// division
module division(input clk, input rst, input start, input [31:0] dividendo, divisor,
                output [31:0] cociente, residuo, output done);
reg [31:0] shift_register;
reg [31:0] pre_divisor;
reg [31:0] cont;
reg idle;                       
reg done_r;                     
reg [15:0] resta, pre_cocido, res, cocido;
always @ (posedge clk) begin
  done_r <= 1'b0;
  if (rst) begin
    idle = 1'b1;
  end else if (idle) begin
    if (start) begin
      cont = 32'b0;
      shift_register = {8'b0, dividendo[15:0]};
      pre_cocido = 16'b0;
      pre_divisor = divisor;
      shift_register = shift_register << 1;
      cont = cont + 1'b1;
      idle = 1'b0;
    end
  end else begin
    if (cont < 5'd17) begin
      if (shift_register[31:16] < pre_divisor[15:0]) begin
        pre_cocido = pre_cocido << 1;
      end else begin
        resta = shift_register[31:16] - pre_divisor[15:0];
        pre_cocido = pre_cocido << 1;
        pre_cocido[0] = 1'b1;
        shift_register[31:16] = resta;
      end
      shift_register = shift_register << 1;
      cont = cont + 1'b1;
    end else begin
      cocido = pre_cocido;
      res = shift_register[31:16]>>1;
      idle = 1'b1;
      done_r <= 1'b1;
    end
  end
end
assign cociente = {16'b0, cocido};
assign residuo = {16'b0, res};
assign done = done_r;
endmodule
Size: ~770 cells after synthesis, about 130 flip-flops, ~7100 µm² of cells after synthesis.
make LEC_CHECK=0 ABC_AREA=1 CAP_MARGIN=20 CORE_MARGIN=2 CORE_UTILIZATION=72 CTS_CLUSTER_SIZE=72 PLACE_DENSITY=0.64 SETUP_SLACK_MARGIN=-0.19 SLEW_MARGIN=20 finish   # period 2.46 ns
run.sh (not shown) runs the stock make flow with config.mk's settings and CLKGATE_MAP_FILE=.
Rerun with:
Settings changed: CORE_UTILIZATION 72 to 68, CTS_CLUSTER_SIZE 72 to not set, PLACE_DENSITY 0.64 to 0.6, SETUP_SLACK_MARGIN -0.19 to 0.13.
After rerunning:
- via count fell by a few percent
- die size went up by a few percent
- critical path depth drops by 1
- sequential power stays flat
- design area grows slightly
- clock skew is about the same
- power went down slightly
- hold slack gets better by 0.0033 ns
- setup slack gets better by 0.049 ns


job 4877:
division again, from the RTL that the note above started with.
## division
module division(input clk, input rst, input start, input [31:0] dividendo, divisor,
                output [31:0] cociente, residuo, output done);
make LEC_CHECK=0 ABC_AREA=0 CAP_MARGIN=5 CORE_MARGIN=2 CORE_UTILIZATION=40 CTS_CLUSTER_DIAMETER=95 GPL_ROUTABILITY_DRIVEN=1 GPL_TIMING_DRIVEN=0 MAX_ROUTING_LAYER=met4 MIN_ROUTING_LAYER=met2 SETUP_SLACK_MARGIN=0.04 SLEW_MARGIN=35 TNS_END_PERCENT=60 finish   # period 2.94 ns
Job 4877 | stages: all done | timing, DRC, antenna: all pass
The following lists how job 9382 was set up differently from job 4877:
- swapping 5 for 20 in CAP_MARGIN
- clearing MAX_ROUTING_LAYER, which used to be met4
- clearing GPL_TIMING_DRIVEN, which used to be 0
- clearing TNS_END_PERCENT, which used to be 60
- swapping 40 for 72 in CORE_UTILIZATION
- putting PLACE_DENSITY at 0.6 where nothing was set
- clearing CTS_CLUSTER_DIAMETER, which used to be 95
- clearing SETUP_SLACK_MARGIN, which used to be 0.04
- clearing MIN_ROUTING_LAYER, which used to be met2
- clearing GPL_ROUTABILITY_DRIVEN, which used to be 1
- swapping 35 for 20 in SLEW_MARGIN
- clearing ABC_AREA, which used to be 0
- swapping 2.94 for 4.04 in the clock period (ns, I/O delays scaled along)
[summary]
- Job 9382: all stages complete, timing, DRC and antenna checks passed
- Delta (job 9382 minus job 4877): final critical-path required period went up; met3 track demand over resource in global routing fell 22 points; insertion delay of the later-clocked pin in the worst-skew pair rose by 110 ps; post-layout instance count excluding filler cells now smaller.
[inputs] job 2751 vs job 9382
- SETUP_SLACK_MARGIN now 0.71, previously not set
- PLACE_DENSITY no longer set, was 0.6
- CTS_CLUSTER_SIZE now 40, previously not set
- the clock period (ns, I/O delays scaled along) now 2.46, was 4.04
## What came out
- Job 2751 got as far as 4_1_cts, where a tool error ended the run.
- Cell area after placement sits higher in job 2751 than in job 9382.
- Synthesized cell count came out exactly the same in job 2751 and job 9382.
- | half-perimeter wire length after detailed placement | job 2751 vs job 9382 | worse |
Changes in job 5341 relative to job 2751:
- swapping 0.71 for -0.19 in SETUP_SLACK_MARGIN
- clearing CTS_CLUSTER_SIZE, which used to be 40
- swapping 72 for 66 in CORE_UTILIZATION
[summary]
- Every stage of job 5341 finished as expected; the final checks, on the other hand, flagged negative setup slack, which means the layout fails.
- [compare] base=job 2751 new=job 5341: post-synthesis chip area from yosys roughly the same, synthesized cell count comparable, area of the core now larger, cell area after placement higher, number of ports placed on the die boundary flat.
- Cmp job 5341 and job 2751 / height of the die / lower: job 2751
- Diff job 2751 -> job 5341 | detailed placement HPWL | down by a few percent
- Job 5341 against job 2751: number of cells after detailed placement went up 34, die area went up 820 um^2, die width went up about 4.3%, synthesized area held.


Setup of v6:
division again, from the RTL that the note above started with.
clock: 4.78 ns
lec_check: 0
abc_area: 1
cap_margin: 20
core_aspect_ratio: 0.7
core_margin: 2
core_utilization: 72
cts_cluster_diameter: 373
cts_cluster_size: 100
place_density: 0.35
setup_slack_margin: 0.61
slew_margin: 20
tns_end_percent: 5
Looking at the reports, v6 completed the entire flow and the layout it produced met the timing, design-rule and antenna checks.
## Diff of input files: v58 against v6
--- a/flow/config.mk
+++ b/flow/config.mk
@@ -10 +9,0 @@
-export CORE_ASPECT_RATIO = 0.7
@@ -13,2 +12 @@
-export CTS_CLUSTER_DIAMETER = 373
-export CTS_CLUSTER_SIZE = 100
+export CTS_CLUSTER_SIZE = 74
@@ -16 +14 @@
-export SETUP_SLACK_MARGIN = 0.61
+export SETUP_SLACK_MARGIN = 0.64
@@ -18 +15,0 @@
-export TNS_END_PERCENT = 5
==> flow/constraint.sdc <==
create_clock -name core_clock -period 2.61 [get_ports {clk}]
set_input_delay 0.5220 -clock core_clock [delete_from_list [all_inputs] [get_ports {clk}]]
set_output_delay 0.5220 -clock core_clock [all_outputs]
set_load 0.01 [all_outputs]
==> results <==
v58 got as far as global routing, where a tool error ended the run.
Re count of buffers from port buffering: no difference whatsoever between v6 and v58.
Maximum level of the CTS H-tree came out exactly the same in v6 and v58.
v58 -> v6: number of top-level design ports delta 0, exact match
Between v6 and v58, instance count after placement with tap cells included is lower for v6, v58 comes in above that.
Changes observed in v58 relative to v6: width of the die lost about 16%; die span in y up about 19%.
Of v6 and v58, the run reporting the higher post-cts resize count was v58.
Diff v6..v58 | largest buffer count on any clock path | unchanged
Area of the placeable core of v58 exceeds that of v6 slightly.
Comparing v58 with v6, the total die size came out essentially unchanged.
Buffer count from post-CTS setup fixing (lower): v6
#### Input delta (v35 over v58)
--- a/flow/config.mk
+++ b/flow/config.mk
@@ -12,3 +12,3 @@
-export CTS_CLUSTER_SIZE = 74
-export PLACE_DENSITY = 0.35
-export SETUP_SLACK_MARGIN = 0.64
+export CTS_CLUSTER_DIAMETER = 94
+export PLACE_DENSITY_LB_ADDON = 0.01
+export SETUP_SLACK_MARGIN = 0.18
==> flow/constraint.sdc <==
create_clock -name core_clock -period 2.55 [get_ports {clk}]
set_input_delay 0.5100 -clock core_clock [delete_from_list [all_inputs] [get_ports {clk}]]
set_output_delay 0.5100 -clock core_clock [all_outputs]
set_load 0.01 [all_outputs]
Notes after the runs:
v58: aborted in global routing (tool error)
v35 finished end to end and its layout was clean on timing, DRC and antenna.
| mean area per synthesized cell | v58 vs v35 | ≈ equal |
v35 against v58: number of enable-type register cells in the synthesized netlist stayed essentially flat; number of input and output port buffers inserted essentially unchanged.
From v35 to v58, share of flip-flops with an asynchronous set or reset after synthesis did not move at all.
Area of the die came out exactly the same in v58 and v35.
There was hardly any difference in number of cells in the design after placement between v35 and v58.
Reported for v58 and v35, count of different cell masters after synthesis turned out identical to the last digit.
Compared with v58, in v35 placed standard-cell area moved down; count of cells resized by post-cts repair went down by 32.
Input changes introduced in v25 (baseline for comparison: v35):
--- a/flow/config.mk
+++ b/flow/config.mk
@@ -8 +7,0 @@
-export ABC_AREA = 1
@@ -11,4 +10,2 @@
-export CORE_UTILIZATION = 72
-export CTS_CLUSTER_DIAMETER = 94
-export PLACE_DENSITY_LB_ADDON = 0.01
-export SETUP_SLACK_MARGIN = 0.18
+export CORE_UTILIZATION = 40
+export PLACE_DENSITY = 0.6
==> flow/constraint.sdc <==
create_clock -name core_clock -period 10.0 [get_ports {clk}]
set_input_delay 2.0000 -clock core_clock [delete_from_list [all_inputs] [get_ports {clk}]]
set_output_delay 2.0000 -clock core_clock [all_outputs]
set_load 0.01 [all_outputs]
Results
v25 vs v35 on total instance count after detailed placement: v25 is the lower one.
v25 vs v35: average cell area after synthesis up by more than a quarter
Against v35, v25 reports a worst setup margin that is higher.
Looking at synthesized cell count across v25 and v35, the one that comes out lower is v25.
On data required time at the worst endpoint: between v25 and v35, it ends up lower for v35.
Taking v35 as the reference point, the area share of and/or/nand/nor cells after synthesis of v25 falls by 13 points.
For the overall global routing resource usage, v25 came in 17 points lower than v35 did.
Against v35, die area in v25 came out worse.
Side by side, combined area of the multi-input logic cells turned out lower in v25 than in v35.
v35 → v25: worst hold slack after final layout shows an increase of 0.0085 ns; number of non-clock buffers shows a reduction of 7.


## run 1
division again, from the RTL that the note above started with.
Design division, start of the top module:
module division(input clk, input rst, input start, input [31:0] dividendo, divisor,
                output [31:0] cociente, residuo, output done);
export LEC_CHECK = 0
export ABC_AREA = 0
export CAP_MARGIN = 30
export CORE_MARGIN = 2
export CORE_UTILIZATION = 72
export CTS_CLUSTER_DIAMETER = 233
export CTS_CLUSTER_SIZE = 81
export PLACE_DENSITY_LB_ADDON = 0.09
export SETUP_SLACK_MARGIN = -0.15
export SLEW_MARGIN = 20
create_clock -name core_clock -period 4.9 [get_ports {clk}]
Run 1 completed; timing, DRC and antenna clean
Edits applied to the flow inputs when going from run 1 to run 2:
Settings: an added TNS_END_PERCENT of 10; a change of CORE_MARGIN from 2 to 4; a change of CTS_CLUSTER_SIZE from 81 to 87; a change of SETUP_SLACK_MARGIN from -0.15 to 1.4; a change of CORE_UTILIZATION from 72 to 26.
--- outcome ---
Run 2 falls short of run 1 in total power. Side by side, final critical path time including I/O delays and setup turned out lower in run 2 than in run 1. Summary of run 2 over run 1: final area up 320 um2, actual slew at the worst max-slew pin down 7.2 ps.
Here is what was changed in the inputs of run 3 compared with run 2.
Settings: SETUP_SLACK_MARGIN changed from 1.4 to 0.51; CTS_CLUSTER_SIZE removed (was 87); TNS_END_PERCENT removed (was 10); CORE_MARGIN changed from 4 to 2; CORE_UTILIZATION changed from 26 to 70; PLACE_DENSITY_LB_ADDON removed (was 0.09); the clock period (ns, I/O delays scaled along) changed from 4.9 to 2.63.
Notes after the runs:
Routed wire length sits higher in run 3 than in run 2. Summary of run 3 over run 2: number of placement rows decreased 22; setup TNS after final layout level. Going from run 2 to run 3, cell area after placement shrank by a few percent. Against run 2, total vias in the final route in run 3 came out worse. Sort run 3 and run 2 by ratio of final minimum period to clock period, descending, and run 3 comes first. The die area in run 3 was lower than what run 2 gave.
Power is estimated from default activity; no workload was simulated.
